File: flow/run.sh
#!/bin/bash
# the make line also repeats each setting of config.mk as NAME=value (left out here)
make -C /OpenROAD-flow-scripts/flow DESIGN_CONFIG=/design/flow/config.mk WORK_HOME=/design/flow/orfs CLKGATE_MAP_FILE= finish
File: flow/config.mk
export PLATFORM = sky130hd
export DESIGN_NAME = conv_mac_unit
export DESIGN_NICKNAME = conv_mac_unit
export VERILOG_FILES = /design/flow/design.v
export SDC_FILE = /design/flow/constraint.sdc
export NUM_CORES = 4
export LEC_CHECK = 0
export CAP_MARGIN = 0
export CORE_MARGIN = 2
export CORE_UTILIZATION = 72
export CTS_CLUSTER_DIAMETER = 92
export PLACE_DENSITY = 0.64
export SLEW_MARGIN = 20
File: flow/constraint.sdc
create_clock -name core_clock -period 5.6 [get_ports {aclk}]
set_input_delay 1.1200 -clock core_clock [delete_from_list [all_inputs] [get_ports {aclk}]]
set_output_delay 1.1200 -clock core_clock [all_outputs]
set_load 0.01 [all_outputs]
File: flow/design.v
`timescale 1ns / 1ps
module ram_based_shift_regs #(
    parameter integer data_width = 8,  
    parameter integer delay_n = 16,  
    parameter shift_type = "ram",  
    parameter ram_type = "lutram",  
    parameter INIT_FILE = "no_init",  
    parameter en_output_register_init = "true",  
    parameter output_register_init_v = 0,  
    parameter real simulation_delay = 1  
)(
    input wire clk,
    input wire resetn,
    input wire[data_width-1:0] shift_in,
    input wire ce,
    output wire[data_width-1:0] shift_out
);
    function integer clogb2 (input integer bit_depth);
        integer temp;
    begin
        temp = bit_depth;
        for(clogb2 = -1;temp > 0;clogb2 = clogb2 + 1)
            temp = temp >> 1;
    end
    endfunction
    reg[data_width-1:0] shift_ffs[delay_n-1:0];
    genvar shift_ffs_i;
    generate
        for(shift_ffs_i = 0;shift_ffs_i < delay_n;shift_ffs_i = shift_ffs_i + 1)
        begin:shift_ffs_blk
            if(en_output_register_init == "false")
            begin
                always @(posedge clk)
                begin
                    if(ce)
                        shift_ffs[shift_ffs_i] <= (shift_ffs_i == 0) ?
                            shift_in:shift_ffs[shift_ffs_i-1];
                end
            end
            else
            begin
                always @(posedge clk or negedge resetn)
                begin
                    if(~resetn)
                        shift_ffs[shift_ffs_i] <= output_register_init_v;
                    else if(ce)
                        shift_ffs[shift_ffs_i] <= (shift_ffs_i == 0) ?
                            shift_in:shift_ffs[shift_ffs_i-1];
                end
            end
        end
    endgenerate
    assign shift_out = shift_ffs[delay_n-1];
endmodule
`timescale 1ns / 1ps
module add_tree_2_4_8_16_32 #(
    parameter integer add_input_n = 16,  
	parameter integer add_width = 32,  
	parameter real simulation_delay = 1  
)(
	input wire aclk,
	input wire aresetn,
	input wire aclken,
	input wire[add_input_n*add_width-1:0] add_in,
	input wire add_in_vld,
	output wire signed[add_width+5-1:0] add_out,
	output wire add_out_vld
);
	wire signed[add_width-1:0] add_s0_in[0:31];
	wire add_s0_in_vld;
	reg signed[add_width+1-1:0] add_s0_out[0:15];
	reg add_s0_out_vld;
	genvar add_s0_i;
	generate
		for(add_s0_i = 0;add_s0_i < 16;add_s0_i = add_s0_i + 1)
		begin:add_s0_blk
			always @(posedge aclk)
			begin
				if(aclken & add_s0_in_vld)
					add_s0_out[add_s0_i] <= add_s0_in[add_s0_i*2] + add_s0_in[add_s0_i*2+1];
			end
		end
	endgenerate
	always @(posedge aclk or negedge aresetn)
	begin
		if(~aresetn)
			add_s0_out_vld <= 1'b0;
		else if(aclken)
			add_s0_out_vld <= add_s0_in_vld;
	end
	wire signed[add_width+1-1:0] add_s1_in[0:15];
	wire add_s1_in_vld;
	reg signed[add_width+2-1:0] add_s1_out[0:7];
	reg add_s1_out_vld;
	genvar add_s1_i;
	generate
		for(add_s1_i = 0;add_s1_i < 8;add_s1_i = add_s1_i + 1)
		begin:add_s1_blk
			always @(posedge aclk)
			begin
				if(aclken & add_s1_in_vld)
					add_s1_out[add_s1_i] <= add_s1_in[add_s1_i*2] + add_s1_in[add_s1_i*2+1];
			end
		end
	endgenerate
	always @(posedge aclk or negedge aresetn)
	begin
		if(~aresetn)
			add_s1_out_vld <= 1'b0;
		else if(aclken)
			add_s1_out_vld <= add_s1_in_vld;
	end
	wire signed[add_width+2-1:0] add_s2_in[0:7];
	wire add_s2_in_vld;
	reg signed[add_width+3-1:0] add_s2_out[0:3];
	reg add_s2_out_vld;
	genvar add_s2_i;
	generate
		for(add_s2_i = 0;add_s2_i < 4;add_s2_i = add_s2_i + 1)
		begin:add_s2_blk
			always @(posedge aclk)
			begin
				if(aclken & add_s2_in_vld)
					add_s2_out[add_s2_i] <= add_s2_in[add_s2_i*2] + add_s2_in[add_s2_i*2+1];
			end
		end
	endgenerate
	always @(posedge aclk or negedge aresetn)
	begin
		if(~aresetn)
			add_s2_out_vld <= 1'b0;
		else if(aclken)
			add_s2_out_vld <= add_s2_in_vld;
	end
	wire signed[add_width+3-1:0] add_s3_in[0:3];
	wire add_s3_in_vld;
	reg signed[add_width+4-1:0] add_s3_out[0:1];
	reg add_s3_out_vld;
	genvar add_s3_i;
	generate
		for(add_s3_i = 0;add_s3_i < 2;add_s3_i = add_s3_i + 1)
		begin:add_s3_blk
			always @(posedge aclk)
			begin
				if(aclken & add_s3_in_vld)
					add_s3_out[add_s3_i] <= add_s3_in[add_s3_i*2] + add_s3_in[add_s3_i*2+1];
			end
		end
	endgenerate
	always @(posedge aclk or negedge aresetn)
	begin
		if(~aresetn)
			add_s3_out_vld <= 1'b0;
		else if(aclken)
			add_s3_out_vld <= add_s3_in_vld;
	end
	wire signed[add_width+4-1:0] add_s4_in[0:1];
	wire add_s4_in_vld;
	reg signed[add_width+5-1:0] add_s4_out;
	reg add_s4_out_vld;
	assign add_out = add_s4_out;
	assign add_out_vld = add_s4_out_vld;
	always @(posedge aclk)
	begin
		if(aclken & add_s4_in_vld)
			add_s4_out <= add_s4_in[0] + add_s4_in[1];
	end
	always @(posedge aclk or negedge aresetn)
	begin
		if(~aresetn)
			add_s4_out_vld <= 1'b0;
		else if(aclken)
			add_s4_out_vld <= add_s4_in_vld;
	end
	genvar add_s0_in_i;
	generate
		for(add_s0_in_i = 0;add_s0_in_i < 32;add_s0_in_i = add_s0_in_i + 1)
		begin:add_s0_in_blk
			if(add_input_n == 32)
				assign add_s0_in[add_s0_in_i] = $signed(add_in[(add_s0_in_i+1)*add_width-1:add_s0_in_i*add_width]);
			else
				assign add_s0_in[add_s0_in_i] = {add_width{1'bx}};
		end
	endgenerate
	genvar add_s1_in_i;
	generate
		for(add_s1_in_i = 0;add_s1_in_i < 16;add_s1_in_i = add_s1_in_i + 1)
		begin:add_s1_in_blk
			if(add_input_n == 16)
				assign add_s1_in[add_s1_in_i] = $signed(add_in[(add_s1_in_i+1)*add_width-1:add_s1_in_i*add_width]);
			else
				assign add_s1_in[add_s1_in_i] = add_s0_out[add_s1_in_i];
		end
	endgenerate
	genvar add_s2_in_i;
	generate
		for(add_s2_in_i = 0;add_s2_in_i < 8;add_s2_in_i = add_s2_in_i + 1)
		begin:add_s2_in_blk
			if(add_input_n == 8)
				assign add_s2_in[add_s2_in_i] = $signed(add_in[(add_s2_in_i+1)*add_width-1:add_s2_in_i*add_width]);
			else
				assign add_s2_in[add_s2_in_i] = add_s1_out[add_s2_in_i];
		end
	endgenerate
	genvar add_s3_in_i;
	generate
		for(add_s3_in_i = 0;add_s3_in_i < 4;add_s3_in_i = add_s3_in_i + 1)
		begin:add_s3_in_blk
			if(add_input_n == 4)
				assign add_s3_in[add_s3_in_i] = $signed(add_in[(add_s3_in_i+1)*add_width-1:add_s3_in_i*add_width]);
			else
				assign add_s3_in[add_s3_in_i] = add_s2_out[add_s3_in_i];
		end
	endgenerate
	genvar add_s4_in_i;
	generate
		for(add_s4_in_i = 0;add_s4_in_i < 2;add_s4_in_i = add_s4_in_i + 1)
		begin:add_s4_in_blk
			if(add_input_n == 2)
				assign add_s4_in[add_s4_in_i] = $signed(add_in[(add_s4_in_i+1)*add_width-1:add_s4_in_i*add_width]);
			else
				assign add_s4_in[add_s4_in_i] = add_s3_out[add_s4_in_i];
		end
	endgenerate
	assign add_s0_in_vld = (add_input_n == 32) ? add_in_vld:1'b0;
	assign add_s1_in_vld = (add_input_n == 16) ? add_in_vld:add_s0_out_vld;
	assign add_s2_in_vld = (add_input_n == 8) ? add_in_vld:add_s1_out_vld;
	assign add_s3_in_vld = (add_input_n == 4) ? add_in_vld:add_s2_out_vld;
	assign add_s4_in_vld = (add_input_n == 2) ? add_in_vld:add_s3_out_vld;
endmodule
`timescale 1ns / 1ps
module max_tree_2_4_8_16_32 #(
    parameter integer cmp_input_n = 4,  
	parameter integer cmp_width = 4,  
	parameter real simulation_delay = 1  
)(
	input wire aclk,
	input wire aresetn,
	input wire aclken,
	input wire[cmp_input_n*cmp_width-1:0] cmp_in,
	input wire cmp_in_vld,
	output wire signed[cmp_width-1:0] cmp_out,
	output wire cmp_out_vld
);
	wire signed[cmp_width-1:0] cmp_in_arr[0:31];
	wire[31:0] cmp_in_mask;
	genvar cmp_in_i;
	generate
		for(cmp_in_i = 0;cmp_in_i < 32;cmp_in_i = cmp_in_i + 1)
		begin:cmp_in_blk
			assign cmp_in_arr[cmp_in_i] = 
				((cmp_in_i % (32/cmp_input_n)) == 0) ? 
					cmp_in[((cmp_in_i/(32/cmp_input_n))+1)*cmp_width-1:(cmp_in_i/(32/cmp_input_n))*cmp_width]:
					{1'b1, {(cmp_width-1){1'b0}}};
			assign cmp_in_mask[cmp_in_i] = 
				((cmp_in_i % (32/cmp_input_n)) == 0) ? 
					1'b1:
					1'b0;
		end
	endgenerate
	wire signed[cmp_width-1:0] cmp_s1_res[0:15];
	wire[15:0] cmp_s1_mask;
	wire signed[cmp_width-1:0] cmp_s2_res[0:7];
	wire[7:0] cmp_s2_mask;
	reg signed[cmp_width-1:0] cmp_s3_res[0:3];
	reg[3:0] cmp_s3_mask;
	reg cmp_in_vld_d1;
	genvar cmp_s1_i;
	generate
		for(cmp_s1_i = 0;cmp_s1_i < 16;cmp_s1_i = cmp_s1_i + 1)
		begin:cmp_s1_blk
			assign cmp_s1_res[cmp_s1_i] = 
				(cmp_in_mask[cmp_s1_i*2] & (cmp_in_arr[cmp_s1_i*2] > cmp_in_arr[cmp_s1_i*2+1])) ? 
					cmp_in_arr[cmp_s1_i*2]:
					cmp_in_arr[cmp_s1_i*2+1];
			assign cmp_s1_mask[cmp_s1_i] = 
				cmp_in_mask[cmp_s1_i*2] | cmp_in_mask[cmp_s1_i*2+1];
		end
	endgenerate
	genvar cmp_s2_i;
	generate
		for(cmp_s2_i = 0;cmp_s2_i < 8;cmp_s2_i = cmp_s2_i + 1)
		begin:cmp_s2_blk
			assign cmp_s2_res[cmp_s2_i] = 
				(cmp_s1_mask[cmp_s2_i*2] & (cmp_s1_res[cmp_s2_i*2] > cmp_s1_res[cmp_s2_i*2+1])) ? 
					cmp_s1_res[cmp_s2_i*2]:
					cmp_s1_res[cmp_s2_i*2+1];
			assign cmp_s2_mask[cmp_s2_i] = 
				cmp_s1_mask[cmp_s2_i*2] | cmp_s1_mask[cmp_s2_i*2+1];
		end
	endgenerate
	genvar cmp_s3_i;
	generate
		for(cmp_s3_i = 0;cmp_s3_i < 4;cmp_s3_i = cmp_s3_i + 1)
		begin:cmp_s3_blk
			always @(posedge aclk)
			begin
				if(aclken & cmp_in_vld)
				begin
					cmp_s3_res[cmp_s3_i] <= 
						(cmp_s2_mask[cmp_s3_i*2] & (cmp_s2_res[cmp_s3_i*2] > cmp_s2_res[cmp_s3_i*2+1])) ? 
							cmp_s2_res[cmp_s3_i*2]:
							cmp_s2_res[cmp_s3_i*2+1];
					cmp_s3_mask[cmp_s3_i] <= 
						cmp_s2_mask[cmp_s3_i*2] | cmp_s2_mask[cmp_s3_i*2+1];
				end
			end
		end
	endgenerate
	always @(posedge aclk or negedge aresetn)
	begin
		if(~aresetn)
			cmp_in_vld_d1 <= 1'b0;
		else if(aclken)
			cmp_in_vld_d1 <= cmp_in_vld;
	end
	wire signed[cmp_width-1:0] cmp_s4_res[0:1];
	wire[1:0] cmp_s4_mask;
	reg signed[cmp_width-1:0] cmp_s5_res;
	reg cmp_in_vld_d2;
	assign cmp_s4_res[0] = 
		(cmp_s3_mask[0] & (cmp_s3_res[0] > cmp_s3_res[1])) ? 
			cmp_s3_res[0]:
			cmp_s3_res[1];
	assign cmp_s4_res[1] = 
		(cmp_s3_mask[2] & (cmp_s3_res[2] > cmp_s3_res[3])) ? 
			cmp_s3_res[2]:
			cmp_s3_res[3];
	assign cmp_s4_mask[0] = cmp_s3_mask[0] | cmp_s3_mask[1];
	assign cmp_s4_mask[1] = cmp_s3_mask[2] | cmp_s3_mask[3];
	always @(posedge aclk)
	begin
		if(aclken & cmp_in_vld_d1)
			cmp_s5_res <= 
				(cmp_s4_mask[0] & (cmp_s4_res[0] > cmp_s4_res[1])) ? 
					cmp_s4_res[0]:
					cmp_s4_res[1];
	end
	always @(posedge aclk or negedge aresetn)
	begin
		if(~aresetn)
			cmp_in_vld_d2 <= 1'b0;
		else if(aclken)
			cmp_in_vld_d2 <= cmp_in_vld_d1;
	end
	assign cmp_out = cmp_s5_res;
	assign cmp_out_vld = cmp_in_vld_d2;
endmodule
`timescale 1ns / 1ps
module signed_mul #(
	parameter integer op_a_width = 16,  
	parameter integer op_b_width = 16,  
	parameter integer output_width = 32,  
	parameter en_in_reg = "false",  
	parameter en_out_reg = "false",  
	parameter real simulation_delay = 1  
)(
	input wire clk,
	input wire ce_in_reg,
	input wire ce_mul,
	input wire ce_out_reg,
	input wire signed[op_a_width-1:0] op_a,
	input wire signed[op_b_width-1:0] op_b,
	output wire signed[output_width-1:0] res
);
	reg signed[op_a_width-1:0] op_a_r;
	reg signed[op_b_width-1:0] op_b_r;
	always @(posedge clk)
	begin
		if(ce_in_reg)
		begin
			op_a_r <= op_a;
			op_b_r <= op_b;
		end
	end
	wire signed[op_a_width-1:0] mul_in1;
	wire signed[op_b_width-1:0] mul_in2;
	reg signed[(op_a_width+op_b_width)-1:0] mul_res;
	assign mul_in1 = (en_in_reg == "false") ? op_a:op_a_r;
	assign mul_in2 = (en_in_reg == "false") ? op_b:op_b_r;
	always @(posedge clk)
	begin
		if(ce_mul)
			mul_res <= mul_in1 * mul_in2;
	end
	reg signed[(op_a_width+op_b_width)-1:0] res_r;
	assign res = (en_out_reg == "false") ? mul_res:res_r;
	always @(posedge clk)
	begin
		if(ce_out_reg)
			res_r <= mul_res;
	end
endmodule
`timescale 1ns / 1ps
module conv_mac_cell #(
	parameter integer ATOMIC_C = 4,  
	parameter EN_SMALL_FP16 = "true",  
	parameter integer INFO_ALONG_WIDTH = 2,  
	parameter real SIM_DELAY = 1  
)(
	input wire aclk,
	input wire aresetn,
	input wire aclken,
	input wire[1:0] calfmt,  
	input wire[ATOMIC_C*16-1:0] mac_in_ftm,  
	input wire[ATOMIC_C*16-1:0] mac_in_wgt,  
	input wire mac_in_ftm_masked,  
	input wire[INFO_ALONG_WIDTH-1:0] mac_in_info_along,  
	input wire mac_in_valid,  
	output wire[7:0] mac_out_exp,  
	output wire signed[39:0] mac_out_frac,  
	output wire[INFO_ALONG_WIDTH-1:0] mac_out_info_along,  
	output wire mac_out_valid,  
	output wire[ATOMIC_C*16-1:0] mul_op_a,  
	output wire[ATOMIC_C*16-1:0] mul_op_b,  
	output wire mul_ce,  
	input wire[ATOMIC_C*32-1:0] mul_res  
);
    function integer clogb2(input integer bit_depth);
    begin
		if(bit_depth == 0)
			clogb2 = 0;
		else
		begin
			for(clogb2 = -1;bit_depth > 0;clogb2 = clogb2 + 1)
				bit_depth = bit_depth >> 1;
		end
    end
    endfunction
	localparam CAL_FMT_INT8 = 2'b00;
	localparam CAL_FMT_INT16 = 2'b01;
	localparam CAL_FMT_FP16 = 2'b10;
	wire mul_ce_inner;
	wire signed[15:0] mul_op_a_arr[0:ATOMIC_C-1];  
	wire signed[15:0] mul_op_b_arr[0:ATOMIC_C-1];  
	reg mul_ce_inner_d1;
	reg signed[15:0] mul_op_a_arr_d1[0:ATOMIC_C-1];  
	reg signed[15:0] mul_op_b_arr_d1[0:ATOMIC_C-1];  
	wire signed[31:0] mul_res_arr[0:ATOMIC_C-1];  
	assign mul_ce = aclken & mul_ce_inner_d1;
	genvar mul_i;
	generate
		for(mul_i = 0;mul_i < ATOMIC_C;mul_i = mul_i + 1)
		begin:mul_blk
			assign mul_op_a[mul_i*16+15:mul_i*16] = mul_op_a_arr_d1[mul_i];
			assign mul_op_b[mul_i*16+15:mul_i*16] = mul_op_b_arr_d1[mul_i];
			assign mul_res_arr[mul_i] = $signed(mul_res[mul_i*32+31:mul_i*32]);
			always @(posedge aclk)
			begin
				if(aclken & mul_ce_inner)
				begin
					mul_op_a_arr_d1[mul_i] <= mul_op_a_arr[mul_i];
					mul_op_b_arr_d1[mul_i] <= mul_op_b_arr[mul_i];
				end
			end
		end
	endgenerate
	always @(posedge aclk or negedge aresetn)
	begin
		if(~aresetn)
			mul_ce_inner_d1 <= 1'b0;
		else if(aclken)
			mul_ce_inner_d1 <= mul_ce_inner;
	end
	wire[15:0] mac_in_ftm_arr[0:ATOMIC_C-1];  
	wire[15:0] mac_in_wgt_arr[0:ATOMIC_C-1];  
	genvar mac_in_i;
	generate
		for(mac_in_i = 0;mac_in_i < ATOMIC_C;mac_in_i = mac_in_i + 1)
		begin:mac_in_blk
			assign mac_in_ftm_arr[mac_in_i] = mac_in_ftm[mac_in_i*16+15:mac_in_i*16];
			assign mac_in_wgt_arr[mac_in_i] = mac_in_wgt[mac_in_i*16+15:mac_in_i*16];
		end
	endgenerate
	wire signed[31:0] add_tree_in_arr[0:ATOMIC_C-1];
	wire[ATOMIC_C*32-1:0] add_tree_in;
	wire add_tree_in_mask;
	wire add_tree_in_valid;
	wire signed[36:0] add_tree_out;
	wire add_tree_out_mask;
	wire add_tree_out_valid;
	genvar add_tree_in_i;
	generate
		for(add_tree_in_i = 0;add_tree_in_i < ATOMIC_C;add_tree_in_i = add_tree_in_i + 1)
		begin:add_tree_in_blk
			assign add_tree_in[add_tree_in_i*32+31:add_tree_in_i*32] = add_tree_in_arr[add_tree_in_i];
		end
	endgenerate
	generate
		if(ATOMIC_C != 1)
		begin
			add_tree_2_4_8_16_32 #(
				.add_input_n(ATOMIC_C),
				.add_width(32),
				.simulation_delay(SIM_DELAY)
			)add_tree_u(
				.aclk(aclk),
				.aresetn(aresetn),
				.aclken(aclken),
				.add_in(add_tree_in),
				.add_in_vld(add_tree_in_valid),
				.add_out(add_tree_out),
				.add_out_vld(add_tree_out_valid)
			);
			ram_based_shift_regs #(
				.data_width(1),
				.delay_n(clogb2(ATOMIC_C)),
				.shift_type("ff"),
				.en_output_register_init("true"),
				.simulation_delay(SIM_DELAY)
			)delay_for_mask_along_with_add_tree_u(
				.clk(aclk),
				.resetn(aresetn),
				.shift_in(add_tree_in_mask),
				.ce(aclken),
				.shift_out(add_tree_out_mask)
			);
		end
		else
		begin
			assign add_tree_out = $signed(add_tree_in);
			assign add_tree_out_mask = add_tree_in_mask;
			assign add_tree_out_valid = add_tree_in_valid;
		end
	endgenerate
	reg mac_in_valid_d1;  
	reg mac_in_valid_d2;  
	reg mac_in_valid_d3;  
	reg mac_in_valid_d4;  
	always @(posedge aclk or negedge aresetn)
	begin
		if(~aresetn)
			{mac_in_valid_d4, mac_in_valid_d3, mac_in_valid_d2, mac_in_valid_d1} <= 4'b0000;
		else if(aclken)
			{mac_in_valid_d4, mac_in_valid_d3, mac_in_valid_d2, mac_in_valid_d1} <= 
				{mac_in_valid_d3, mac_in_valid_d2, mac_in_valid_d1, mac_in_valid};
	end
	reg mac_in_ftm_masked_d1;  
	reg mac_in_ftm_masked_d2;  
	reg mac_in_ftm_masked_d3;  
	reg mac_in_ftm_masked_d4;  
	always @(posedge aclk)
	begin
		if(aclken & mac_in_valid)
			mac_in_ftm_masked_d1 <= mac_in_ftm_masked;
	end
	always @(posedge aclk)
	begin
		if(aclken & mac_in_valid_d1)
			mac_in_ftm_masked_d2 <= mac_in_ftm_masked_d1;
	end
	always @(posedge aclk)
	begin
		if(aclken & mac_in_valid_d2)
			mac_in_ftm_masked_d3 <= mac_in_ftm_masked_d2;
	end
	always @(posedge aclk)
	begin
		if(aclken & mac_in_valid_d3)
			mac_in_ftm_masked_d4 <= mac_in_ftm_masked_d3;
	end
	wire signed[15:0] mul_op_a_int16_arr[0:ATOMIC_C-1];  
	wire signed[15:0] mul_op_b_int16_arr[0:ATOMIC_C-1];  
	wire mul_ce_int16;  
	wire signed[31:0] add_tree_in_int16_arr[0:ATOMIC_C-1];
	wire add_tree_in_int16_mask;
	wire add_tree_in_int16_valid;
	wire signed[39:0] mac_out_frac_int16;  
	wire mac_out_int16_mask;
	wire mac_out_int16_valid;
	assign mul_ce_int16 = mac_in_valid & (~mac_in_ftm_masked);
	assign add_tree_in_int16_mask = mac_in_ftm_masked_d2;
	assign add_tree_in_int16_valid = mac_in_valid_d2;
	assign mac_out_frac_int16 = {{3{add_tree_out[36]}}, add_tree_out};
	assign mac_out_int16_mask = add_tree_out_mask;
	assign mac_out_int16_valid = add_tree_out_valid;
	genvar cal_int16_i;
	generate
		for(cal_int16_i = 0;cal_int16_i < ATOMIC_C;cal_int16_i = cal_int16_i + 1)
		begin:cal_int16_blk
			assign mul_op_a_int16_arr[cal_int16_i] = $signed(mac_in_ftm_arr[cal_int16_i]);
			assign mul_op_b_int16_arr[cal_int16_i] = $signed(mac_in_wgt_arr[cal_int16_i]);
			assign add_tree_in_int16_arr[cal_int16_i] = mul_res_arr[cal_int16_i];
		end
	endgenerate
	wire signed[15:0] mul_op_a_fp16_arr[0:ATOMIC_C-1];  
	wire signed[15:0] mul_op_b_fp16_arr[0:ATOMIC_C-1];  
	wire mul_ce_fp16;  
	wire signed[31:0] add_tree_in_fp16_arr[0:ATOMIC_C-1];
	wire add_tree_in_fp16_mask;
	wire add_tree_in_fp16_valid;
	wire signed[4:0] max_cmp_tree_in_arr[0:ATOMIC_C-1];  
	wire[ATOMIC_C*5-1:0] max_cmp_tree_in;  
	wire max_cmp_tree_in_valid;  
	wire signed[4:0] max_cmp_tree_out;  
	wire[7:0] mac_out_exp_fp16;  
	wire signed[39:0] mac_out_frac_fp16;  
	wire mac_out_fp16_mask;
	wire mac_out_fp16_valid;
	wire fp16_s_f[0:ATOMIC_C-1];  
	wire[4:0] fp16_e_f[0:ATOMIC_C-1];  
	wire[9:0] fp16_m_f[0:ATOMIC_C-1];  
	wire fp16_s_w[0:ATOMIC_C-1];  
	wire[4:0] fp16_e_w[0:ATOMIC_C-1];  
	wire[9:0] fp16_m_w[0:ATOMIC_C-1];  
	wire[13:0] fp16_mts_f[0:ATOMIC_C-1];  
	wire[13:0] fp16_mts_w[0:ATOMIC_C-1];  
	reg fp16_mtso_sign[0:ATOMIC_C-1];  
	reg fp16_mtso_sign_d1[0:ATOMIC_C-1];  
	reg[3:0] fp16_e_h3_f_add_w[0:ATOMIC_C-1];  
	reg[3:0] fp16_e_h3_f_add_w_d1[0:ATOMIC_C-1];  
	reg[3:0] fp16_e_h3_f_add_w_d2[0:ATOMIC_C-1];  
	wire[3:0] fp16_func;  
	reg[3:0] fp16_func_d1;  
	wire[5:0] fp16_set[0:ATOMIC_C-1];  
	reg signed[28:0] fp16_signed_mtso[0:ATOMIC_C-1];  
	reg signed[28:0] fp16_shifted_mtso[0:ATOMIC_C-1];  
	assign mul_ce_fp16 = mac_in_valid & (~mac_in_ftm_masked);
	assign add_tree_in_fp16_mask = mac_in_ftm_masked_d4;
	assign add_tree_in_fp16_valid = mac_in_valid_d4;
	assign max_cmp_tree_in_valid = (calfmt == CAL_FMT_FP16) & mac_in_valid_d1 & (~mac_in_ftm_masked_d1);
	assign mac_out_frac_fp16 = {{3{add_tree_out[36]}}, add_tree_out};
	assign mac_out_fp16_mask = add_tree_out_mask;
	assign mac_out_fp16_valid = add_tree_out_valid;
	assign fp16_func = max_cmp_tree_out[3:0];
	genvar fp16_in_i;
	generate
		for(fp16_in_i = 0;fp16_in_i < ATOMIC_C;fp16_in_i = fp16_in_i + 1)
		begin:fp16_in_blk
			assign {fp16_s_f[fp16_in_i], fp16_e_f[fp16_in_i], fp16_m_f[fp16_in_i]} = 
				mac_in_ftm_arr[fp16_in_i];
			assign {fp16_s_w[fp16_in_i], fp16_e_w[fp16_in_i], fp16_m_w[fp16_in_i]} = 
				mac_in_wgt_arr[fp16_in_i];
		end
	endgenerate
	genvar fp16_mts_i;
	generate
		for(fp16_mts_i = 0;fp16_mts_i < ATOMIC_C;fp16_mts_i = fp16_mts_i + 1)
		begin:fp16_mts_blk
			assign fp16_mts_f[fp16_mts_i] = 
				{3'b000, (EN_SMALL_FP16 == "false") | (fp16_e_f[fp16_mts_i] != 5'b00000), fp16_m_f[fp16_mts_i]} << 
					(
						((EN_SMALL_FP16 == "false") | (fp16_e_f[fp16_mts_i] != 5'b00000)) ? 
							fp16_e_f[fp16_mts_i][1:0]:
							2'b01
					);
			assign fp16_mts_w[fp16_mts_i] = 
				{3'b000, (EN_SMALL_FP16 == "false") | (fp16_e_w[fp16_mts_i] != 5'b00000), fp16_m_w[fp16_mts_i]} << 
					(
						((EN_SMALL_FP16 == "false") | (fp16_e_w[fp16_mts_i] != 5'b00000)) ? 
							fp16_e_w[fp16_mts_i][1:0]:
							2'b01
					);
		end
	endgenerate
	genvar fp16_mtso_sign_i;
	generate
		for(fp16_mtso_sign_i = 0;fp16_mtso_sign_i < ATOMIC_C;fp16_mtso_sign_i = fp16_mtso_sign_i + 1)
		begin:fp16_mtso_sign_blk
			always @(posedge aclk)
			begin
				if(aclken & (calfmt == CAL_FMT_FP16) & mac_in_valid & (~mac_in_ftm_masked))
					fp16_mtso_sign[fp16_mtso_sign_i] <= fp16_s_f[fp16_mtso_sign_i] ^ fp16_s_w[fp16_mtso_sign_i];
			end
			always @(posedge aclk)
			begin
				if(aclken & (calfmt == CAL_FMT_FP16) & mac_in_valid_d1 & (~mac_in_ftm_masked_d1))
					fp16_mtso_sign_d1[fp16_mtso_sign_i] <= fp16_mtso_sign[fp16_mtso_sign_i];
			end
		end
	endgenerate
	genvar fp16_mts_mul_i;
	generate
		for(fp16_mts_mul_i = 0;fp16_mts_mul_i < ATOMIC_C;fp16_mts_mul_i = fp16_mts_mul_i + 1)
		begin:fp16_mts_mul_blk
			assign mul_op_a_fp16_arr[fp16_mts_mul_i] = {2'b00, fp16_mts_f[fp16_mts_mul_i]};
			assign mul_op_b_fp16_arr[fp16_mts_mul_i] = {2'b00, fp16_mts_w[fp16_mts_mul_i]};
		end
	endgenerate
	genvar fp16_e_h3_f_add_w_i;
	generate
		for(fp16_e_h3_f_add_w_i = 0;fp16_e_h3_f_add_w_i < ATOMIC_C;fp16_e_h3_f_add_w_i = fp16_e_h3_f_add_w_i + 1)
		begin:fp16_e_h3_f_add_w_blk
			always @(posedge aclk)
			begin
				if(aclken & (calfmt == CAL_FMT_FP16) & mac_in_valid & (~mac_in_ftm_masked))
					fp16_e_h3_f_add_w[fp16_e_h3_f_add_w_i] <= 
						fp16_e_f[fp16_e_h3_f_add_w_i][4:2] + fp16_e_w[fp16_e_h3_f_add_w_i][4:2];
			end
			always @(posedge aclk)
			begin
				if(aclken & (calfmt == CAL_FMT_FP16) & mac_in_valid_d1 & (~mac_in_ftm_masked_d1))
					fp16_e_h3_f_add_w_d1[fp16_e_h3_f_add_w_i] <= 
						fp16_e_h3_f_add_w[fp16_e_h3_f_add_w_i];
			end
			always @(posedge aclk)
			begin
				if(aclken & (calfmt == CAL_FMT_FP16) & mac_in_valid_d2 & (~mac_in_ftm_masked_d2))
					fp16_e_h3_f_add_w_d2[fp16_e_h3_f_add_w_i] <= 
						fp16_e_h3_f_add_w_d1[fp16_e_h3_f_add_w_i];
			end
		end
	endgenerate
	genvar fp16_signed_mtso_i;
	generate
		for(fp16_signed_mtso_i = 0;fp16_signed_mtso_i < ATOMIC_C;fp16_signed_mtso_i = fp16_signed_mtso_i + 1)
		begin:fp16_signed_mtso_blk
			always @(posedge aclk)
			begin
				if(aclken & (calfmt == CAL_FMT_FP16) & mac_in_valid_d2 & (~mac_in_ftm_masked_d2))
					fp16_signed_mtso[fp16_signed_mtso_i] <= 
						fp16_mtso_sign_d1[fp16_signed_mtso_i] ? 
							({1'b1, ~mul_res_arr[fp16_signed_mtso_i][27:0]} + 1'b1):
							{1'b0, mul_res_arr[fp16_signed_mtso_i][27:0]};
			end
		end
	endgenerate
	genvar max_cmp_tree_in_i;
	generate
		for(max_cmp_tree_in_i = 0;max_cmp_tree_in_i < ATOMIC_C;max_cmp_tree_in_i = max_cmp_tree_in_i + 1)
		begin:max_cmp_tree_in_blk
			assign max_cmp_tree_in_arr[max_cmp_tree_in_i] = 
				{1'b0, fp16_e_h3_f_add_w[max_cmp_tree_in_i]};
			assign max_cmp_tree_in[max_cmp_tree_in_i*5+4:max_cmp_tree_in_i*5] = 
				max_cmp_tree_in_arr[max_cmp_tree_in_i];
		end
	endgenerate
	generate
		if(ATOMIC_C != 1)
		begin
			max_tree_2_4_8_16_32 #(
				.cmp_input_n(ATOMIC_C),
				.cmp_width(5),
				.simulation_delay(SIM_DELAY)
			)max_tree_u(
				.aclk(aclk),
				.aresetn(aresetn),
				.aclken(aclken),
				.cmp_in(max_cmp_tree_in),
				.cmp_in_vld(max_cmp_tree_in_valid),
				.cmp_out(max_cmp_tree_out),
				.cmp_out_vld()
			);
		end
		else
		begin
			reg[4:0] max_cmp_tree_in_d1;  
			reg[4:0] max_cmp_tree_in_d2;  
			reg max_cmp_tree_in_valid_d1;  
			reg max_cmp_tree_in_valid_d2;  
			assign max_cmp_tree_out = max_cmp_tree_in_d2;
			always @(posedge aclk or negedge aresetn)
			begin
				if(~aresetn)
					{max_cmp_tree_in_valid_d2, max_cmp_tree_in_valid_d1} <= 2'b00;
				else if(aclken)
					{max_cmp_tree_in_valid_d2, max_cmp_tree_in_valid_d1} <= 
						{max_cmp_tree_in_valid_d1, max_cmp_tree_in_valid};
			end
			always @(posedge aclk)
			begin
				if(aclken & max_cmp_tree_in_valid)
					max_cmp_tree_in_d1 <= max_cmp_tree_in;
			end
			always @(posedge aclk)
			begin
				if(aclken & max_cmp_tree_in_valid_d1)
					max_cmp_tree_in_d2 <= max_cmp_tree_in_d1;
			end
		end
	endgenerate
	genvar fp16_shifted_mtso_i;
	generate
		for(fp16_shifted_mtso_i = 0;fp16_shifted_mtso_i < ATOMIC_C;fp16_shifted_mtso_i = fp16_shifted_mtso_i + 1)
		begin:fp16_shifted_mtso_blk
			assign fp16_set[fp16_shifted_mtso_i] = 
				{fp16_func - fp16_e_h3_f_add_w_d2[fp16_shifted_mtso_i], 2'b00};
			always @(posedge aclk)
			begin
				if(aclken & (calfmt == CAL_FMT_FP16) & mac_in_valid_d3 & (~mac_in_ftm_masked_d3))
				begin
					if(fp16_set[fp16_shifted_mtso_i] >= 6'd32)
						fp16_shifted_mtso[fp16_shifted_mtso_i] <= 29'd0;
					else
						fp16_shifted_mtso[fp16_shifted_mtso_i] <= 
							(fp16_set[fp16_shifted_mtso_i] == 6'd0) ? fp16_signed_mtso[fp16_shifted_mtso_i]:
							(fp16_set[fp16_shifted_mtso_i] == 6'd4)  ? {
																	       {4{fp16_signed_mtso[fp16_shifted_mtso_i][28]}}, 
																		   fp16_signed_mtso[fp16_shifted_mtso_i][28:4]
																	   }:
							(fp16_set[fp16_shifted_mtso_i] == 6'd8)  ? {
																	       {8{fp16_signed_mtso[fp16_shifted_mtso_i][28]}}, 
																		   fp16_signed_mtso[fp16_shifted_mtso_i][28:8]
																	   }:
							(fp16_set[fp16_shifted_mtso_i] == 6'd12) ? {
																	       {12{fp16_signed_mtso[fp16_shifted_mtso_i][28]}}, 
																		   fp16_signed_mtso[fp16_shifted_mtso_i][28:12]
																	   }:
							(fp16_set[fp16_shifted_mtso_i] == 6'd16) ? {
																	       {16{fp16_signed_mtso[fp16_shifted_mtso_i][28]}}, 
																		   fp16_signed_mtso[fp16_shifted_mtso_i][28:16]
																	   }:
							(fp16_set[fp16_shifted_mtso_i] == 6'd20) ? {
																	       {20{fp16_signed_mtso[fp16_shifted_mtso_i][28]}}, 
																		   fp16_signed_mtso[fp16_shifted_mtso_i][28:20]
																	   }:
							(fp16_set[fp16_shifted_mtso_i] == 6'd24) ? {
																	       {24{fp16_signed_mtso[fp16_shifted_mtso_i][28]}}, 
																		   fp16_signed_mtso[fp16_shifted_mtso_i][28:24]
																	   }:
																	   {
																	       {28{fp16_signed_mtso[fp16_shifted_mtso_i][28]}}, 
																		   fp16_signed_mtso[fp16_shifted_mtso_i][28:28]
																	   };
				end
			end
		end
	endgenerate
	genvar fp16_chn_acumm_i;
	generate
		for(fp16_chn_acumm_i = 0;fp16_chn_acumm_i < ATOMIC_C;fp16_chn_acumm_i = fp16_chn_acumm_i + 1)
		begin:fp16_chn_acumm_blk
			assign add_tree_in_fp16_arr[fp16_chn_acumm_i] = 
				{{3{fp16_shifted_mtso[fp16_chn_acumm_i][28]}}, fp16_shifted_mtso[fp16_chn_acumm_i]};
		end
	endgenerate
	generate
		if(ATOMIC_C != 1)
		begin
			ram_based_shift_regs #(
				.data_width(8),
				.delay_n(clogb2(ATOMIC_C)),
				.shift_type("ff"),
				.en_output_register_init("true"),
				.simulation_delay(SIM_DELAY)
			)delay_for_fp16_func_u(
				.clk(aclk),
				.resetn(aresetn),
				.shift_in({2'b00, fp16_func_d1, 2'b00}),
				.ce(aclken & (calfmt == CAL_FMT_FP16)),
				.shift_out(mac_out_exp_fp16)
			);
		end
		else
		begin
			assign mac_out_exp_fp16 = {2'b00, fp16_func_d1, 2'b00};
		end
	endgenerate
	always @(posedge aclk)
	begin
		if(aclken & (calfmt == CAL_FMT_FP16) & mac_in_valid_d3 & (~mac_in_ftm_masked_d3))
			fp16_func_d1 <= fp16_func;
	end
	assign mul_ce_inner = 
		((calfmt == CAL_FMT_FP16) & mul_ce_fp16) | 
		((calfmt == CAL_FMT_INT16) & mul_ce_int16);
	genvar mul_reuse_i;
	generate
		for(mul_reuse_i = 0;mul_reuse_i < ATOMIC_C;mul_reuse_i = mul_reuse_i + 1)
		begin:mul_reuse_blk
			assign mul_op_a_arr[mul_reuse_i] = 
				(calfmt == CAL_FMT_FP16) ? 
					mul_op_a_fp16_arr[mul_reuse_i]:
					mul_op_a_int16_arr[mul_reuse_i];
			assign mul_op_b_arr[mul_reuse_i] = 
				(calfmt == CAL_FMT_FP16) ? 
					mul_op_b_fp16_arr[mul_reuse_i]:
					mul_op_b_int16_arr[mul_reuse_i];
		end
	endgenerate
	assign add_tree_in_mask = 
		aclken & (
			((calfmt == CAL_FMT_FP16) & add_tree_in_fp16_mask) | 
			((calfmt == CAL_FMT_INT16) & add_tree_in_int16_mask)
		);
	assign add_tree_in_valid = 
		aclken & (
			((calfmt == CAL_FMT_FP16) & add_tree_in_fp16_valid) | 
			((calfmt == CAL_FMT_INT16) & add_tree_in_int16_valid)
		);
	genvar add_tree_reuse_i;
	generate
		for(add_tree_reuse_i = 0;add_tree_reuse_i < ATOMIC_C;add_tree_reuse_i = add_tree_reuse_i + 1)
		begin:add_tree_reuse_blk
			assign add_tree_in_arr[add_tree_reuse_i] = 
				(calfmt == CAL_FMT_FP16) ? 
					add_tree_in_fp16_arr[add_tree_reuse_i]:
					add_tree_in_int16_arr[add_tree_reuse_i];
		end
	endgenerate
	wire[INFO_ALONG_WIDTH-1:0] mac_out_info_along_fp16;  
	wire[INFO_ALONG_WIDTH-1:0] mac_out_info_along_int16;  
	assign mac_out_exp = 
		((calfmt == CAL_FMT_FP16) & (~mac_out_fp16_mask)) ? 
			mac_out_exp_fp16:
			8'd24;
	assign mac_out_frac = 
		(calfmt == CAL_FMT_FP16) ? 
			(mac_out_fp16_mask ? 40'd0:mac_out_frac_fp16):
			(mac_out_int16_mask ? 40'd0:mac_out_frac_int16);
	assign mac_out_info_along = 
		(calfmt == CAL_FMT_FP16) ? 
			mac_out_info_along_fp16:
			mac_out_info_along_int16;
	assign mac_out_valid = 
		aclken & (
			((calfmt == CAL_FMT_FP16) & mac_out_fp16_valid) | 
			((calfmt == CAL_FMT_INT16) & mac_out_int16_valid)
		);
	ram_based_shift_regs #(
		.data_width(INFO_ALONG_WIDTH),
		.delay_n(2+clogb2(ATOMIC_C)),
		.shift_type("ff"),
		.en_output_register_init("true"),
		.simulation_delay(SIM_DELAY)
	)delay_for_info_along_int16_u(
		.clk(aclk),
		.resetn(aresetn),
		.shift_in(mac_in_info_along),
		.ce(aclken),
		.shift_out(mac_out_info_along_int16)
	);
	ram_based_shift_regs #(
		.data_width(INFO_ALONG_WIDTH),
		.delay_n(2),
		.shift_type("ff"),
		.en_output_register_init("true"),
		.simulation_delay(SIM_DELAY)
	)delay_for_info_along_fp16_u(
		.clk(aclk),
		.resetn(aresetn),
		.shift_in(mac_out_info_along_int16),
		.ce(aclken & (calfmt == CAL_FMT_FP16)),
		.shift_out(mac_out_info_along_fp16)
	);
endmodule
`timescale 1ns / 1ps
module conv_mac_unit (
	input wire aclk,
	input wire aresetn,
	input wire aclken,
	input wire[1:0] calfmt,
	input wire[8*16-1:0] mac_in_ftm,
	input wire[8*16-1:0] mac_in_wgt,
	input wire mac_in_ftm_masked,
	input wire[1:0] mac_in_info_along,
	input wire mac_in_valid,
	output wire[7:0] mac_out_exp,
	output wire[39:0] mac_out_frac,
	output wire[1:0] mac_out_info_along,
	output wire mac_out_valid
);
	localparam integer ATOMIC_C = 8;
	wire[ATOMIC_C*16-1:0] mul_op_a;
	wire[ATOMIC_C*16-1:0] mul_op_b;
	wire mul_ce;
	wire[ATOMIC_C*32-1:0] mul_res;
	conv_mac_cell #(
		.ATOMIC_C(ATOMIC_C),
		.EN_SMALL_FP16("true"),
		.INFO_ALONG_WIDTH(2),
		.SIM_DELAY(0)
	)mac_cell_u(
		.aclk(aclk),
		.aresetn(aresetn),
		.aclken(aclken),
		.calfmt(calfmt),
		.mac_in_ftm(mac_in_ftm),
		.mac_in_wgt(mac_in_wgt),
		.mac_in_ftm_masked(mac_in_ftm_masked),
		.mac_in_info_along(mac_in_info_along),
		.mac_in_valid(mac_in_valid),
		.mac_out_exp(mac_out_exp),
		.mac_out_frac(mac_out_frac),
		.mac_out_info_along(mac_out_info_along),
		.mac_out_valid(mac_out_valid),
		.mul_op_a(mul_op_a),
		.mul_op_b(mul_op_b),
		.mul_ce(mul_ce),
		.mul_res(mul_res)
	);
	genvar mul_i;
	generate
		for(mul_i = 0;mul_i < ATOMIC_C;mul_i = mul_i + 1)
		begin:mul_blk
			signed_mul #(
				.op_a_width(16),
				.op_b_width(16),
				.output_width(32),
				.en_in_reg("false"),
				.en_out_reg("false"),
				.simulation_delay(0)
			)mul_u(
				.clk(aclk),
				.ce_in_reg(1'b0),
				.ce_mul(mul_ce),
				.ce_out_reg(1'b0),
				.op_a(mul_op_a[mul_i*16+15:mul_i*16]),
				.op_b(mul_op_b[mul_i*16+15:mul_i*16]),
				.res(mul_res[mul_i*32+31:mul_i*32])
			);
		end
	endgenerate
endmodule
==> metrics.txt, run 1 <==
# HELP chip_impl_metric Flow report values
# TYPE chip_impl_metric gauge
chip_impl_metric{name="mappedNetlistArea",unit="um^2"} 156400
chip_impl_metric{name="share_of_synthesized_registers_carrying_an_async_set_or_reset",unit="%"} 2.724
chip_impl_metric{name="synth_sequential_area_ratio",unit="%"} 26.66
chip_impl_info{name="halt_point_of_the_flow",value="5_1_grt"} 1
chip_impl_metric{name="place_hpwl",unit="um"} 365400
chip_impl_metric{name="overflow",unit=""} 35
chip_impl_metric{name="dpl.cell_count",unit=""} 19940
chip_impl_info{name="yosys-dominant-comb-family",value="adder cells"} 1
chip_impl_metric{name="number_of_buffers_added_by_the_clock_tree_synthesis_step",unit=""} 161
chip_impl_metric{name="yosysWarnings",unit=""} 32
chip_impl_metric{name="yosys-stat-cells",unit=""} 16000
chip_impl_info{name="outcome",value="aborted with a tool error"} 1
chip_impl_metric{name="post_synth_fa_ha_maj_area_fraction",unit="%"} 34.88
chip_impl_metric{name="die.size.x",unit="um"} 470.1
chip_impl_metric{name="synth.top_cell.area_share",unit="%"} 27.12
chip_impl_metric{name="netlist_instances",unit=""} 16000
chip_impl_metric{name="portBuffers",unit=""} 311
chip_impl_metric{name="dpl-instance-area",unit="um^2"} 171800
chip_impl_info{name="yosys.cell_count.top_type",value="sky130_fd_sc_hd__inv_1"} 1
chip_impl_metric{name="ctsHtreeMaxLevel",unit=""} 4
chip_impl_info{name="ys_top_cells_by_count",value="2,565 x sky130_fd_sc_hd__inv_1, 2,241 x sky130_fd_sc_hd__nand2_1, 2,119 x sky130_fd_sc_hd__fa_1"} 1
chip_impl_info{name="clock_tree.root_cell",value="sky130_fd_sc_hd__clkbuf_16"} 1
chip_impl_metric{name="io_pins",unit=""} 316
chip_impl_metric{name="syn_area_per_cell",unit="um^2"} 9.774
chip_impl_metric{name="postCtsHoldBufs",unit=""} 0
chip_impl_info{name="ys.flop_type",value="sky130_fd_sc_hd__edfxtp_1"} 1
chip_impl_info{name="top_cells_by_area",value="sky130_fd_sc_hd__fa_1 27%, sky130_fd_sc_hd__edfxtp_1 26%, sky130_fd_sc_hd__ha_1 7.8%"} 1
chip_impl_metric{name="synth-seq-cells",unit=""} 1395
chip_impl_metric{name="std_cell_rows",unit=""} 171
chip_impl_metric{name="synth.distinct_cells",unit=""} 91
chip_impl_metric{name="synth_chip_area",unit="um^2"} 156400
chip_impl_metric{name="post_place_setup_slack",unit="ns"} -1.226
chip_impl_metric{name="initial_core_util",unit="%"} 72.24
chip_impl_metric{name="synth-simple-area-share",unit="%"} 14.33
chip_impl_metric{name="coreArea",unit="um^2"} 216500
chip_impl_metric{name="dieArea",unit="um^2"} 221000
chip_impl_metric{name="globalRouteTotalUtil",unit="%"} 56.91
chip_impl_metric{name="gp_routability_congestion",unit=""} 1.007
chip_impl_info{name="error",value="[ERROR GRT-0232] Routing congestion too high. Check the congestion heatmap in the GUI."} 1
chip_impl_metric{name="cts.sink_count",unit=""} 1395
chip_impl_metric{name="mux_area_fraction",unit="%"} 1.709
chip_impl_metric{name="die_height",unit="um"} 470.1
chip_impl_metric{name="edf_count",unit=""} 1357
chip_impl_metric{name="xor_xnor_cells_area_fraction",unit="%"} 4.155
chip_impl_metric{name="area_fraction_in_compound_gates_after_synthesis",unit="%"} 10.58
chip_impl_metric{name="clockBufferDepth",unit=""} 3
chip_impl_info{name="post-synth-top-area-cell",value="sky130_fd_sc_hd__fa_1"} 1
## per-layer routing
metal | GRT usage (%) | GRT overflow
met4 | 45.83 | 15
met1 | 62.68 | 0
met3 | 31.39 | 9
met5 | 15.51 | 0
met2 | 79.32 | 11
## timing repair
| action | CTS |
|---|---|
| endpoints found under the setup margin | 142 |
| pin swaps | 628 |
| gates resized | 927 |
| setup buffers | 342 |
| hold endpoints to repair | 0 |
| gates cloned | 5 |
==> inputs of run 2 (changes only) <==
- CAP_MARGIN: 0 -> 15
- CTS_CLUSTER_DIAMETER: 92 -> unset
- CTS_CLUSTER_SIZE: unset -> 47
- GPL_ROUTABILITY_DRIVEN: unset -> 1
- PLACE_DENSITY: 0.64 -> unset
- PLACE_DENSITY_LB_ADDON: unset -> 0.06
- SETUP_SLACK_MARGIN: unset -> -0.24
- clock period: 5.6 -> 3.8 ns (I/O delays scaled with it)
==> run 2 against run 1 <==
  * The layout now fails its checks (negative setup slack)
  * Die size unchanged
  * Synthesized area unchanged
  * Synthesized cell count unchanged
==> metrics.txt, run 2 <==
# HELP chip_impl_metric Metrics from one implementation run
# TYPE chip_impl_metric gauge
chip_impl_metric{name="max_slew_margin_vs_limit",unit="%"} 28.60
chip_impl_info{name="grt_setup_unrepaired",value="true"} 1
chip_impl_metric{name="cp.required",unit="ns"} 4.37
chip_impl_info{name="hp_start",value="mac_cell_u.fp16_e_h3_f_add_w_d1[5][0]$_DFFE_PP_"} 1
chip_impl_metric{name="static-leakage-power",unit="nW"} 85.82
chip_impl_metric{name="grt_pass1_wl",unit="um"} 733200
chip_impl_metric{name="starting_drc_count_in_detailed_routing",unit=""} 15900
chip_impl_metric{name="irDropWorstVdd",unit="mV"} 1.748
chip_impl_metric{name="mux_area_fraction",unit="%"} 1.709
chip_impl_info{name="slowest_stage",value="sky130_fd_sc_hd__fa_1"} 1
chip_impl_metric{name="cp.arrival",unit="ns"} 7.19
chip_impl_metric{name="power.share.combinational",unit="%"} 79.7
chip_impl_info{name="setup.worst_path.start_class",value="register"} 1
chip_impl_metric{name="crit_fanout",unit=""} 4
chip_impl_metric{name="via_per_inst",unit=""} 6.288
chip_impl_metric{name="sw_frac_of_total",unit="%"} 46.01
chip_impl_metric{name="clockBufferDepth",unit=""} 3
chip_impl_metric{name="synth.top_cell.area_share",unit="%"} 27.12
chip_impl_metric{name="netlist_instances",unit=""} 16000
chip_impl_metric{name="synth.distinct_cells",unit=""} 91
chip_impl_metric{name="post_synth_fa_ha_maj_area_fraction",unit="%"} 34.88
chip_impl_info{name="critical_path.most_common_cell",value="sky130_fd_sc_hd__fa_1"} 1
chip_impl_metric{name="switchingPower",unit="mW"} 95.82
chip_impl_metric{name="overflow",unit=""} 0
chip_impl_metric{name="powerComb",unit="mW"} 166
chip_impl_metric{name="fin_crit_sh",unit="%"} 174.1
chip_impl_metric{name="gp_routability_congestion",unit=""} 1.013
chip_impl_metric{name="yosysWarnings",unit=""} 32
chip_impl_metric{name="die_height",unit="um"} 470.1
chip_impl_metric{name="hold_depth",unit=""} 0
chip_impl_metric{name="initial_core_util",unit="%"} 72.24
chip_impl_metric{name="dieArea",unit="um^2"} 221000
chip_impl_metric{name="antenna_violating_nets_post_route",unit=""} 0
chip_impl_info{name="worstHoldEndpoint",value="mac_cell_u.fp16_e_h3_f_add_w_d2[5][0]$_DFFE_PP_"} 1
chip_impl_info{name="top_cells_by_area",value="sky130_fd_sc_hd__fa_1 27%, sky130_fd_sc_hd__edfxtp_1 26%, sky130_fd_sc_hd__ha_1 7.8%"} 1
chip_impl_info{name="terminus_of_the_critical_flop_to_flop_path",value="mul_blk[6].mul_u.mul_res[31]$_DFFE_PP_"} 1
chip_impl_metric{name="via_count_of_the_first_global_routing_pass",unit=""} 134500
chip_impl_metric{name="io_pins",unit=""} 316
chip_impl_metric{name="tool_warnings",unit=""} 30
chip_impl_metric{name="ff_latch_area",unit="um^2"} 41700
chip_impl_metric{name="dpl-instance-area",unit="um^2"} 176300
chip_impl_metric{name="setup_viol_count_final",unit=""} 313
chip_impl_metric{name="worst_tran_pin_value",unit="ns"} 1.071
chip_impl_info{name="criticalPathCategory",value="register to register"} 1
chip_impl_metric{name="timing.clock.skew",unit="ns"} 0.04332
chip_impl_metric{name="xor_xnor_cells_area_fraction",unit="%"} 4.155
chip_impl_metric{name="critPathBufInv",unit=""} 5
chip_impl_metric{name="cts.sink_count",unit=""} 1395
chip_impl_metric{name="first_pass_iters",unit=""} 12
chip_impl_info{name="worstPathCellList",value="buf_4, nand2_1, fa_1, fa_2, fa_1, inv_2, fa_2, fa_1, inv_2, fa_1, inv_2, ha_4, a21o_1, buf_6, a21oi_4, nor2_4, a21oi_4, o311ai_4, nand4_1, nand3_2, nor4_4, o31a_1, a211oi_2"} 1
chip_impl_metric{name="filler_cell_count",unit=""} 10660
chip_impl_metric{name="number_of_buffers_added_by_the_clock_tree_synthesis_step",unit=""} 162
chip_impl_info{name="crit_start",value="mac_cell_u.mul_op_a_arr_d1[6][11]$_DFFE_PP_"} 1
chip_impl_metric{name="crit_path_max_incr_delay",unit="ns"} 0.63
chip_impl_info{name="yosys-dominant-comb-family",value="adder cells"} 1
chip_impl_metric{name="fmax",unit="MHz"} 151.2
chip_impl_metric{name="post-route-cell-area",unit="um^2"} 188300
chip_impl_info{name="outcome",value="failed layout checks"} 1
chip_impl_metric{name="share_of_synthesized_registers_carrying_an_async_set_or_reset",unit="%"} 2.724
chip_impl_metric{name="sequentialPower",unit="mW"} 26.1
chip_impl_metric{name="postRouteWirelength",unit="um"} 497000
chip_impl_info{name="ys.flop_type",value="sky130_fd_sc_hd__edfxtp_1"} 1
chip_impl_metric{name="place_hpwl",unit="um"} 353000
chip_impl_info{name="clock_tree.root_cell",value="sky130_fd_sc_hd__clkbuf_16"} 1
chip_impl_info{name="post-synth-top-area-cell",value="sky130_fd_sc_hd__fa_1"} 1
chip_impl_metric{name="drv_cap",unit=""} 0
chip_impl_metric{name="edf_count",unit=""} 1357
chip_impl_info{name="so_faults",value="negative setup slack"} 1
chip_impl_metric{name="finalHoldViolations",unit=""} 0
chip_impl_info{name="ys_top_cells_by_count",value="2,565 x sky130_fd_sc_hd__inv_1, 2,241 x sky130_fd_sc_hd__nand2_1, 2,119 x sky130_fd_sc_hd__fa_1"} 1
chip_impl_metric{name="cp_num_cells",unit=""} 23
chip_impl_metric{name="detailroute.via_count",unit=""} 132800
chip_impl_metric{name="std_cell_rows",unit=""} 171
chip_impl_metric{name="portBuffers",unit=""} 311
chip_impl_info{name="cp_top_family",value="adder cells"} 1
chip_impl_metric{name="logic_area",unit="um^2"} 106400
chip_impl_metric{name="synth-simple-area-share",unit="%"} 14.33
chip_impl_metric{name="syn2layout_area_growth",unit="%"} 20.37
chip_impl_metric{name="ctsHtreeMaxLevel",unit=""} 4
chip_impl_metric{name="syn_area_per_cell",unit="um^2"} 9.774
chip_impl_info{name="yosys.cell_count.top_type",value="sky130_fd_sc_hd__inv_1"} 1
chip_impl_metric{name="period_needed",unit="ns"} 6.615
chip_impl_metric{name="num-nets-final",unit=""} 21480
chip_impl_metric{name="mappedNetlistArea",unit="um^2"} 156400
chip_impl_metric{name="yosys-stat-cells",unit=""} 16000
chip_impl_metric{name="post_place_setup_slack",unit="ns"} -2.642
chip_impl_info{name="tritoncts",value="built"} 1
chip_impl_metric{name="synth_chip_area",unit="um^2"} 156400
chip_impl_metric{name="worst_slack",unit="ns"} -2.815
chip_impl_metric{name="coreArea",unit="um^2"} 216500
chip_impl_metric{name="slew_viol_final",unit=""} 0
chip_impl_metric{name="drcViolationCount",unit=""} 0
chip_impl_info{name="top_power_group",value="combinational logic"} 1
chip_impl_metric{name="powerDensity",unit="nW/um^2"} 1106
chip_impl_metric{name="setup_slack_of_the_most_critical_reg_to_reg_path",unit="ns"} -2.81
chip_impl_metric{name="synth_sequential_area_ratio",unit="%"} 26.66
chip_impl_metric{name="internal_power",unit="mW"} 112.5
chip_impl_metric{name="clk_pin_slew",unit="ns"} 0.06
chip_impl_metric{name="pwr-share-clk",unit="%"} 7.7
chip_impl_info{name="min-delay-path-class",value="register to register"} 1
chip_impl_metric{name="die.size.x",unit="um"} 470.1
chip_impl_metric{name="synth-seq-cells",unit=""} 1395
chip_impl_metric{name="globalRouteTotalUtil",unit="%"} 42.58
chip_impl_info{name="worst_setup_path_end_kind",value="register"} 1
chip_impl_info{name="timing.rr.start",value="mac_cell_u.mul_op_a_arr_d1[6][11]$_DFFE_PP_"} 1
chip_impl_metric{name="maximum_number_of_pins_on_one_net_before_global_route_repair",unit=""} 75
chip_impl_metric{name="reg2reg_depth",unit=""} 23
chip_impl_info{name="crit_end",value="mul_blk[6].mul_u.mul_res[31]$_DFFE_PP_"} 1
chip_impl_metric{name="area_fraction_in_compound_gates_after_synthesis",unit="%"} 10.58
chip_impl_metric{name="flop_pwr_share",unit="%"} 12.5
chip_impl_metric{name="grt_antenna_before_repair",unit=""} 35
chip_impl_metric{name="wl_per_cell",unit="um"} 23.53
chip_impl_metric{name="clk_latency",unit="ns"} 0.89
chip_impl_metric{name="power_clock",unit="mW"} 16.1
[run 2: layout make-up]
cell class | count | share of cell area [%]
Antenna cell | 15 | 0.01994
Clock buffer | 190 | 2.254
Sequential cell | 1395 | 22.15
Inverter | 2565 | 5.114
Timing Repair Buffer | 2578 | 11.51
Tap cell | 2854 | 1.897
Multi-Input combinational cell | 11420 | 56.49
Clock inverter | 110 | 0.5602
[run 2: layer usage]
metal	part of all wire (%)	track usage, %
met1	34	54.33
met2	47	69.43
met3	11	8.300
met4	7.5	22.47
met5	0.025	0
[run 2: what timing repair did]
item / in CTS / in global routing
hold buffers: 0 / 1
gates resized: 655 / 408
buffers inserted: 235 / 122
endpoints found under the setup margin: 266 / 293
pin swaps: 449 / 356
endpoints found under the hold margin: 0 / 38
[run 2: stage by stage]
step                      power [mW]  hold WS, ns  instances  utilization (%)  setup TNS (ns)
after floorplan                101.4       0.4003      16010                -        -3374.65
after global placement         149.3       0.4003      20490            81.43         -482.71
after detailed placement       153.9       0.4045      20490            81.43         -506.88
after CTS                      184.6      0.07308      21000            85.79         -386.66
after global routing           220.0       0.4193      21120            86.95         -479.31
final                          208.3       0.4150      21130            86.95         -439.86
==> inputs of run 3 (changes only) <==
- CAP_MARGIN: 15 -> 20
- CTS_CLUSTER_SIZE: 47 -> unset
- GPL_ROUTABILITY_DRIVEN: 1 -> unset
- PLACE_DENSITY: unset -> 0.65
- PLACE_DENSITY_LB_ADDON: 0.06 -> unset
- SETUP_SLACK_MARGIN: -0.24 -> unset
- clock period: 3.8 -> 5.73 ns (I/O delays scaled with it)
==> run 3 against run 2 <==
  * The run now fails in 5_1_grt
  * Die size did not move
  * Synthesized cell count unchanged
  * Synthesized area did not move
==> metrics.txt, run 3 <==
# HELP chip_impl_metric Flow report values
# TYPE chip_impl_metric gauge
chip_impl_metric{name="synth-simple-area-share",unit="%"} 14.33
chip_impl_metric{name="io_pins",unit=""} 316
chip_impl_metric{name="mux_area_fraction",unit="%"} 1.709
chip_impl_metric{name="number_of_buffers_added_by_the_clock_tree_synthesis_step",unit=""} 155
chip_impl_metric{name="coreArea",unit="um^2"} 216500
chip_impl_metric{name="post_synth_fa_ha_maj_area_fraction",unit="%"} 34.88
chip_impl_metric{name="synth_chip_area",unit="um^2"} 156400
chip_impl_info{name="halt_point_of_the_flow",value="5_1_grt"} 1
chip_impl_metric{name="yosys-stat-cells",unit=""} 16000
chip_impl_metric{name="synth-seq-cells",unit=""} 1395
chip_impl_metric{name="die_height",unit="um"} 470.1
chip_impl_metric{name="netlist_instances",unit=""} 16000
chip_impl_info{name="top_cells_by_area",value="sky130_fd_sc_hd__fa_1 27%, sky130_fd_sc_hd__edfxtp_1 26%, sky130_fd_sc_hd__ha_1 7.8%"} 1
chip_impl_info{name="yosys-dominant-comb-family",value="adder cells"} 1
chip_impl_metric{name="initial_core_util",unit="%"} 72.24
chip_impl_metric{name="post_place_setup_slack",unit="ns"} -0.9476
chip_impl_metric{name="mappedNetlistArea",unit="um^2"} 156400
chip_impl_metric{name="share_of_synthesized_registers_carrying_an_async_set_or_reset",unit="%"} 2.724
chip_impl_metric{name="cts.sink_count",unit=""} 1395
chip_impl_metric{name="synth.distinct_cells",unit=""} 91
chip_impl_metric{name="area_fraction_in_compound_gates_after_synthesis",unit="%"} 10.58
chip_impl_metric{name="die.size.x",unit="um"} 470.1
chip_impl_metric{name="gp_routability_congestion",unit=""} 1.003
chip_impl_metric{name="place_hpwl",unit="um"} 368300
chip_impl_metric{name="synth_sequential_area_ratio",unit="%"} 26.66
chip_impl_metric{name="std_cell_rows",unit=""} 171
chip_impl_info{name="ys.flop_type",value="sky130_fd_sc_hd__edfxtp_1"} 1
chip_impl_info{name="error",value="[ERROR GRT-0232] Routing congestion too high. Check the congestion heatmap in the GUI."} 1
chip_impl_info{name="post-synth-top-area-cell",value="sky130_fd_sc_hd__fa_1"} 1
chip_impl_metric{name="overflow",unit=""} 50
chip_impl_metric{name="yosysWarnings",unit=""} 32
chip_impl_metric{name="xor_xnor_cells_area_fraction",unit="%"} 4.155
chip_impl_metric{name="syn_area_per_cell",unit="um^2"} 9.774
chip_impl_info{name="outcome",value="aborted with a tool error"} 1
chip_impl_info{name="clock_tree.root_cell",value="sky130_fd_sc_hd__clkbuf_16"} 1
chip_impl_metric{name="clockBufferDepth",unit=""} 3
chip_impl_metric{name="portBuffers",unit=""} 311
chip_impl_metric{name="ctsHtreeMaxLevel",unit=""} 4
chip_impl_metric{name="edf_count",unit=""} 1357
chip_impl_metric{name="dieArea",unit="um^2"} 221000
chip_impl_metric{name="synth.top_cell.area_share",unit="%"} 27.12
chip_impl_info{name="yosys.cell_count.top_type",value="sky130_fd_sc_hd__inv_1"} 1
chip_impl_metric{name="globalRouteTotalUtil",unit="%"} 56.76
chip_impl_info{name="ys_top_cells_by_count",value="2,565 x sky130_fd_sc_hd__inv_1, 2,241 x sky130_fd_sc_hd__nand2_1, 2,119 x sky130_fd_sc_hd__fa_1"} 1
[run 3: through the flow]
step | power (mW) | cell area (um^2) | hold slack (ns) | setup TNS [ns] | cells
floorplan | 67.23 | 156600 | 0.4003 | -1799.99 | 16010
global placement | 94.67 | 171400 | 0.4011 | -33.71 | 19880
detailed placement | 100.5 | 171400 | 0.4045 | -56.85 | 19880
CTS | 125.9 | 182700 | 0.3977 | -23.06 | 20460
[run 3: what timing repair did]
action / 4_1_cts
cloned: 4
pin swaps: 583
endpoints found under the setup margin: 131
gates resized: 921
buffers inserted: 329
hold buffers: 0
[run 3: metal layers]
metal / overflow / track usage, %
met1: 1 / 62.12
met4: 19 / 48.34
met5: 1 / 9.258
met3: 4 / 30.52
met2: 25 / 79.59
No activity file was given, so power comes from the tool's default toggle rates.
